## rev 12
## fifo
module fifo#(parameter DEPTH = 16,
             parameter WIDTH = 16)(
  	input logic clk,
  	input logic rst,
  	input logic push_i,
    input logic [WIDTH-1:0] push_data_i,
  	input logic pop_i,
    output logic [WIDTH-1:0] pop_data_i,
    output logic fifo_full,
    output logic fifo_empty);
Size: ~800 cells after synthesis, roughly 38 I/O pins, roughly 14000 sq um of cells after synthesis.
==> flow/config.mk <==
export PLATFORM = sky130hd
export DESIGN_NAME = fifo
export DESIGN_NICKNAME = fifo
export VERILOG_FILES = /design/flow/design.v
export SDC_FILE = /design/flow/constraint.sdc
export NUM_CORES = 4
export LEC_CHECK = 0
export CAP_MARGIN = 20
export CORE_MARGIN = 2
export CORE_UTILIZATION = 72
export CTS_CLUSTER_SIZE = 30
export PLACE_DENSITY = 0.41
export SLEW_MARGIN = 20
==> flow/constraint.sdc <==
create_clock -name core_clock -period 2.19 [get_ports {clk}]
set_input_delay 0.4380 -clock core_clock [delete_from_list [all_inputs] [get_ports {clk}]]
set_output_delay 0.4380 -clock core_clock [all_outputs]
set_load 0.01 [all_outputs]
run.sh (not shown) runs the stock make flow with config.mk's settings and CLKGATE_MAP_FILE=.
Status rev 12: flow complete, layout not clean - negative setup slack
Here is what was changed in the inputs of rev 13 compared with rev 12.
-- flow/config.mk --
<<< rev 12, line 8
export CAP_MARGIN = 20
export CORE_MARGIN = 2
export CORE_UTILIZATION = 72
export CTS_CLUSTER_SIZE = 30
export PLACE_DENSITY = 0.41
export SLEW_MARGIN = 20
>>> rev 13, line 8
export CAP_MARGIN = 20
export CELL_PAD_IN_SITES_GLOBAL_PLACEMENT = 0
export CORE_MARGIN = 2
export CORE_UTILIZATION = 72
export GPL_ROUTABILITY_DRIVEN = 0
export GPL_TIMING_DRIVEN = 1
export HOLD_SLACK_MARGIN = 0.29
export MIN_ROUTING_LAYER = met1
export PLACE_DENSITY = 0.39
export SLEW_MARGIN = 20
==> flow/constraint.sdc <==
create_clock -name core_clock -period 2.13 [get_ports {clk}]
set_input_delay 0.4260 -clock core_clock [delete_from_list [all_inputs] [get_ports {clk}]]
set_output_delay 0.4260 -clock core_clock [all_outputs]
set_load 0.01 [all_outputs]
Synthesized cell count came out exactly the same in rev 12 and rev 13.
Re worst slew margin relative to its limit: rev 13 is 3.6 points down on rev 12.
Cell count: rev 13 > rev 12
[rev 13] flow finished | final checks: failed | reasons: negative setup slack
Between rev 12 and rev 13, count of clock-net buffers in the final layout decreased.

========
fifo again, from the RTL that the note above started with.
clock: 5.0 ns
lec_check: 0
abc_area: 1
cap_margin: 25
cell_pad_in_sites_detail_placement: 2
cell_pad_in_sites_global_placement: 1
core_margin: 5
core_utilization: 40
cts_cluster_size: 14
hold_slack_margin: 0.2
max_routing_layer: met4
min_routing_layer: met1
slew_margin: 25
tns_end_percent: 30
The first run finished clean.
Then changed:
==> flow/config.mk (replaced) <==
export PLATFORM = sky130hd
export DESIGN_NAME = fifo
export DESIGN_NICKNAME = fifo
export VERILOG_FILES = /design/flow/design.v
export SDC_FILE = /design/flow/constraint.sdc
export NUM_CORES = 4
export LEC_CHECK = 0
export CAP_MARGIN = 20
export CORE_MARGIN = 2
export CORE_UTILIZATION = 66
export SLEW_MARGIN = 20
==> flow/constraint.sdc (replaced) <==
create_clock -name core_clock -period 2.66 [get_ports {clk}]
set_input_delay 0.5320 -clock core_clock [delete_from_list [all_inputs] [get_ports {clk}]]
set_output_delay 0.5320 -clock core_clock [all_outputs]
set_load 0.01 [all_outputs]
After rerunning: The changed run completed with no timing, DRC or antenna violations. Synthesized cell count is lower by 55%. Utilization is higher by 30 points. Worst hold slack is about the same.
Then changed:
--- a/flow/config.mk
+++ b/flow/config.mk
@@ -8,4 +8,7 @@
 export CAP_MARGIN = 20
 export CORE_MARGIN = 2
-export CORE_UTILIZATION = 66
+export CORE_UTILIZATION = 72
+export CTS_CLUSTER_SIZE = 30
+export PLACE_DENSITY = 0.38
+export SETUP_SLACK_MARGIN = 0.56
 export SLEW_MARGIN = 20
==> flow/constraint.sdc (replaced) <==
create_clock -name core_clock -period 1.94 [get_ports {clk}]
set_input_delay 0.3880 -clock core_clock [delete_from_list [all_inputs] [get_ports {clk}]]
set_output_delay 0.3880 -clock core_clock [all_outputs]
set_load 0.01 [all_outputs]
Result: With this change the flow finished but failed the layout checks on setup timing; final cell count increases by about 8%; synthesized cell count is unchanged; setup slack loses 0.55 ns; count of clock-buffer cells in the layout increases by 1; total power increases by 47%; global-route usage increases by 12 points; worst hold slack gains 0.044 ns; utilization increases by 19 points; wire length increases by about 60%.

========
The RTL this note starts from:
==> flow/design.v <==
module fifo#(parameter DEPTH = 16,
             parameter WIDTH = 16)(
  	input logic clk,
  	input logic rst,
  	input logic push_i,
    input logic [WIDTH-1:0] push_data_i,
  	input logic pop_i,
    output logic [WIDTH-1:0] pop_data_i,
    output logic fifo_full,
    output logic fifo_empty);
  localparam addr_bits = $clog2(DEPTH);
  localparam PUSH_ONLY = 2'b10;
  localparam POP_ONLY = 2'b01;
  localparam PUSH_AND_POP = 2'b11;
  logic [DEPTH-1:0][WIDTH-1:0] mem_queue;
  logic [addr_bits:0] rd_ptr, wr_ptr, nxt_rd_ptr, nxt_wr_ptr;
  logic [addr_bits:0] max_index_ptr, min_index_ptr;
  assign max_index_ptr = {1'b1,{addr_bits{1'b0}}};
  assign min_index_ptr = {addr_bits+1{1'b0}};
  assign fifo_full = (rd_ptr[addr_bits] != wr_ptr[addr_bits] ) && (rd_ptr[addr_bits-1:0] == wr_ptr[addr_bits-1:0] );
  assign fifo_empty = (rd_ptr == wr_ptr);
  assign nxt_rd_ptr = rd_ptr + {{addr_bits{1'b0}},1'b1};
  assign nxt_wr_ptr = wr_ptr + {{addr_bits{1'b0}},1'b1};
  always@(posedge clk) begin
    if (rst) begin
      rd_ptr <= {addr_bits+1{1'b0}};
      wr_ptr <= {addr_bits+1{1'b0}};
    end
    else begin
      case({push_i,pop_i})
        PUSH_ONLY: begin
          mem_queue[wr_ptr[addr_bits-1:0]] <= push_data_i;          
		  wr_ptr <= nxt_wr_ptr;
        end
        POP_ONLY: begin 
          pop_data_i <= mem_queue[rd_ptr[addr_bits-1:0]];
          rd_ptr <= nxt_rd_ptr;
        end
        PUSH_AND_POP: begin
          mem_queue[wr_ptr[addr_bits-1:0]] <= push_data_i;
          pop_data_i <= mem_queue[rd_ptr[addr_bits-1:0]];
          wr_ptr <= nxt_wr_ptr;
          rd_ptr <= nxt_rd_ptr;
        end
      endcase
    end
  end
endmodule
export LEC_CHECK = 0
export CAP_MARGIN = 5
export CELL_PAD_IN_SITES_DETAIL_PLACEMENT = 1
export CELL_PAD_IN_SITES_GLOBAL_PLACEMENT = 1
export CORE_MARGIN = 7
export CORE_UTILIZATION = 65
export GPL_ROUTABILITY_DRIVEN = 0
export GPL_TIMING_DRIVEN = 0
export HOLD_SLACK_MARGIN = 0.16
export MIN_ROUTING_LAYER = met1
export PLACE_DENSITY = 0.93
export SLEW_MARGIN = 20
export TNS_END_PERCENT = 70
create_clock -name core_clock -period 3.62 [get_ports {clk}]
Next try:
==> flow/config.mk (replaced) <==
export PLATFORM = sky130hd
export DESIGN_NAME = fifo
export DESIGN_NICKNAME = fifo
export VERILOG_FILES = /design/flow/design.v
export SDC_FILE = /design/flow/constraint.sdc
export NUM_CORES = 4
export LEC_CHECK = 0
export CAP_MARGIN = 20
export CELL_PAD_IN_SITES_GLOBAL_PLACEMENT = 0
export CORE_MARGIN = 2
export CORE_UTILIZATION = 69
export GPL_ROUTABILITY_DRIVEN = 0
export GPL_TIMING_DRIVEN = 1
export HOLD_SLACK_MARGIN = 0.16
export MIN_ROUTING_LAYER = met1
export PLACE_DENSITY = 0.39
export SLEW_MARGIN = 20
==> flow/constraint.sdc (replaced) <==
create_clock -name core_clock -period 1.98 [get_ports {clk}]
set_input_delay 0.3960 -clock core_clock [delete_from_list [all_inputs] [get_ports {clk}]]
set_output_delay 0.3960 -clock core_clock [all_outputs]
set_load 0.01 [all_outputs]
- The new run produced a layout that fails on setup timing
- clock power climbs by 73%
- global-route usage stays flat
- cell count rises by 1.6%
- critical path depth is higher by 3

========
## north
Starts from the design.v that is shown in full above.
make LEC_CHECK=0 CAP_MARGIN=20 CELL_PAD_IN_SITES_GLOBAL_PLACEMENT=0 CORE_MARGIN=2 CORE_UTILIZATION=72 CTS_CLUSTER_SIZE=34 GPL_ROUTABILITY_DRIVEN=0 GPL_TIMING_DRIVEN=1 HOLD_SLACK_MARGIN=0.16 MIN_ROUTING_LAYER=met1 PLACE_DENSITY=0.39 SETUP_SLACK_MARGIN=0.56 SLEW_MARGIN=20 finish   # period 1.98 ns
north had finished all stages when the layout checks came back failing, citing negative setup slack.
Modified inputs, south compared to north
# north
export LEC_CHECK = 0
export CAP_MARGIN = 20
export CELL_PAD_IN_SITES_GLOBAL_PLACEMENT = 0
export CORE_MARGIN = 2
export CORE_UTILIZATION = 72
export CTS_CLUSTER_SIZE = 34
export GPL_ROUTABILITY_DRIVEN = 0
export GPL_TIMING_DRIVEN = 1
export HOLD_SLACK_MARGIN = 0.16
export MIN_ROUTING_LAYER = met1
export PLACE_DENSITY = 0.39
export SETUP_SLACK_MARGIN = 0.56
export SLEW_MARGIN = 20
create_clock -name core_clock -period 1.98 [get_ports {clk}]
# south
export LEC_CHECK = 0
export CAP_MARGIN = 20
export CORE_MARGIN = 2
export CORE_UTILIZATION = 40
export SLEW_MARGIN = 20
create_clock -name core_clock -period 5.0 [get_ports {clk}]
Notes after the runs:
south | stages: all done | timing, DRC, antenna: all pass
Final cell count without fillers grows by a few percent when moving from north to south.
Relative to north, maximum number of pins on one net before global-route repair increased by 53 in south.
[south] design area fell 0.0023 mm2 relative to north
Taking north as the reference, in south tapcell count rose 190; average routed wire per standard cell -about 40%; die area saw an increase; leakage component of the power moved down.
The tightest slew margin relative to the limit number comes out lower for south vs north.
Going from north to south, data required time of the worst path grows by 3.02 ns.

========
// fifo: RTL as listed in full above, without the edits since
Settings: LEC_CHECK=0, CAP_MARGIN=20, CORE_MARGIN=2, CORE_UTILIZATION=72, CTS_CLUSTER_SIZE=30, PLACE_DENSITY_LB_ADDON=0.12, SETUP_SLACK_MARGIN=0.55, SLEW_MARGIN=40; clock period 1.94 ns.
The first run ran to the end with violations: setup timing.
Change:
CORE_UTILIZATION = 40   (was 72)
CTS_CLUSTER_SIZE = default   (was 30)
PLACE_DENSITY_LB_ADDON = default   (was 0.12)
SETUP_SLACK_MARGIN = default   (was 0.55)
SLEW_MARGIN = 20   (was 40)
clock period = 3.41 ns   (was 1.94 ns; I/O delays follow)
=>
- The new run passed the timing, DRC and antenna checks
- combinational power drops by well over a third
- routed wire length drops by well over a third
- cell area drops by roughly a tenth
Change:
CELL_PAD_IN_SITES_GLOBAL_PLACEMENT = 3   (was default)
HOLD_SLACK_MARGIN = 0.2   (was default)
MIN_ROUTING_LAYER = met2   (was default)
SLEW_MARGIN = 25   (was 20)
clock period = 5.0 ns   (was 3.41 ns; I/O delays follow)
Result: The changed run completed with no timing, DRC or antenna violations. Sequential cell count is unchanged. Combinational power falls by 33%. Setup slack improved by 1.2 ns. Utilization falls by 0.80 points. Final area falls by 1.7%. Power falls by 34%. Global-route usage rises by 12 points.

========
Setup of run H:
Starts from the design.v that is shown in full above.
export LEC_CHECK = 0
export CAP_MARGIN = 20
export CORE_MARGIN = 2
export CORE_UTILIZATION = 62
export CTS_CLUSTER_DIAMETER = 292
export PLACE_DENSITY = 0.36
export SLEW_MARGIN = 20
create_clock -name core_clock -period 3.51 [get_ports {clk}]
The flow did not stop early for run H: all stages ran, and the layout cleared the timing, DRC and antenna checks.
[inputs] run Z vs run H
- CTS_CLUSTER_DIAMETER: 292 -> unset
- CORE_UTILIZATION: 62 -> 17
- PLACE_DENSITY: 0.36 -> unset
- the clock period (ns, I/O delays scaled along): 3.51 -> 3.41
### Flow results
- Final cell count ends up lower on run H.
- Run Z against run H: portion of total power attributed to combinational logic went up; sequential power went up by about 3%; full die area climbed 260%; worst setup slack fell 0.11 ns; clock latency reported for the late side of the worst-skew pair roughly the same.
- The post-route cell area of run Z was inferior to that of run H.
- Comparing run Z with run H, the count of clock tree sinks came out essentially unchanged.
- | clock power | run Z vs run H | worse |
- Between run Z and run H, die outline width is lower for run H, run Z comes in above that.

========
RTL: the design.v shown in full above, as it stands there.
Settings: LEC_CHECK=0, ABC_AREA=0, CAP_MARGIN=20, CORE_ASPECT_RATIO=1.91, CORE_MARGIN=2, CORE_UTILIZATION=18, GPL_ROUTABILITY_DRIVEN=1, GPL_TIMING_DRIVEN=1, PLACE_DENSITY_LB_ADDON=0.03, SETUP_SLACK_MARGIN=0.86, SLEW_MARGIN=35; clock period 4.1 ns.
Rerun with:
- ABC_AREA: 0 -> default
- CELL_PAD_IN_SITES_GLOBAL_PLACEMENT: default -> 0
- CORE_ASPECT_RATIO: 1.91 -> default
- CORE_UTILIZATION: 18 -> 70
- GPL_ROUTABILITY_DRIVEN: 1 -> 0
- HOLD_SLACK_MARGIN: default -> 0.16
- MIN_ROUTING_LAYER: default -> met1
- PLACE_DENSITY: default -> 0.39
- PLACE_DENSITY_LB_ADDON: 0.03 -> default
- SETUP_SLACK_MARGIN: 0.86 -> default
- SLEW_MARGIN: 35 -> 20
- clock period: 4.1 -> 1.98 ns (I/O delays scaled with it)
The changed run finished with negative setup slack left.
Critical path depth increases by 2.
Routed wire length shrinks by 7.0%.
Final area rises by 5.7%.
Area after synthesis does not change.
Clock skew falls by 0.0080 ns.
Combinational power went up to 2.7 times its value.
Count of clock-buffer cells in the layout drops by 14.
Final cell count falls by 35%.
Flip-flop count stays the same.
Total power increases by about 100%.

========
Starts from the design.v that is shown in full above.
Settings: LEC_CHECK=0, CAP_MARGIN=20, CELL_PAD_IN_SITES_GLOBAL_PLACEMENT=1, CORE_MARGIN=2, CORE_UTILIZATION=56, GPL_ROUTABILITY_DRIVEN=0, GPL_TIMING_DRIVEN=1, HOLD_SLACK_MARGIN=0.16, MIN_ROUTING_LAYER=met1, PLACE_DENSITY=0.39, SLEW_MARGIN=20; clock period 2.46 ns.
The baseline ran to the end with no violations.
Edit:
- CELL_PAD_IN_SITES_GLOBAL_PLACEMENT: 1 -> 0
- CORE_UTILIZATION: 56 -> 72
- CTS_CLUSTER_SIZE: unset -> 33
- SETUP_SLACK_MARGIN: unset -> 0.57
- clock period: 2.46 -> 1.98 ns (I/O delays scaled with it)
The new run completed, yet does not pass: negative setup slack.
Power came out higher by about 34%.
Cell area came out higher by about 11%.
Global-route usage rises by 13 points.
Clock-buffer cell count falls by 2.
Area after synthesis does not change.
Combinational power increases by 87%.
Critical path depth rises by 1.
Synthesized cell count stays the same.
Die size drops by about 22%.
Routed wire length goes up by 47%.
Clock power grows by 30%.
Edit:
- CELL_PAD_IN_SITES_GLOBAL_PLACEMENT: 0 -> unset
- CTS_CLUSTER_SIZE: 33 -> 37
- GPL_ROUTABILITY_DRIVEN: 0 -> unset
- GPL_TIMING_DRIVEN: 1 -> unset
- HOLD_SLACK_MARGIN: 0.16 -> unset
- MIN_ROUTING_LAYER: met1 -> unset
- PLACE_DENSITY: 0.39 -> unset
- SETUP_SLACK_MARGIN: 0.57 -> unset
- clock period: 1.98 -> 4.01 ns (I/O delays scaled with it)
After rerunning:
- Now the flow produced a clean layout
- routed wire length decreases by 36%
- utilization falls by 13 points
- clock skew grows by 0.014 ns
- cell count shrinks by 10%
- worst setup slack improved by 1.0 ns
Edit:
- CELL_PAD_IN_SITES_GLOBAL_PLACEMENT: unset -> 0
- CTS_CLUSTER_SIZE: 37 -> unset
- GPL_ROUTABILITY_DRIVEN: unset -> 0
- GPL_TIMING_DRIVEN: unset -> 1
- HOLD_SLACK_MARGIN: unset -> 0.16
- MIN_ROUTING_LAYER: unset -> met1
- PLACE_DENSITY_LB_ADDON: unset -> 0.27
- clock period: 4.01 -> 2.99 ns (I/O delays scaled with it)
Wire length is higher by about 1.1%.
Via count is higher by about 3.3%.
Total power is higher by about 33%.
Combinational power is higher by about 40%.
No activity file was given, so power comes from the tool's default toggle rates.
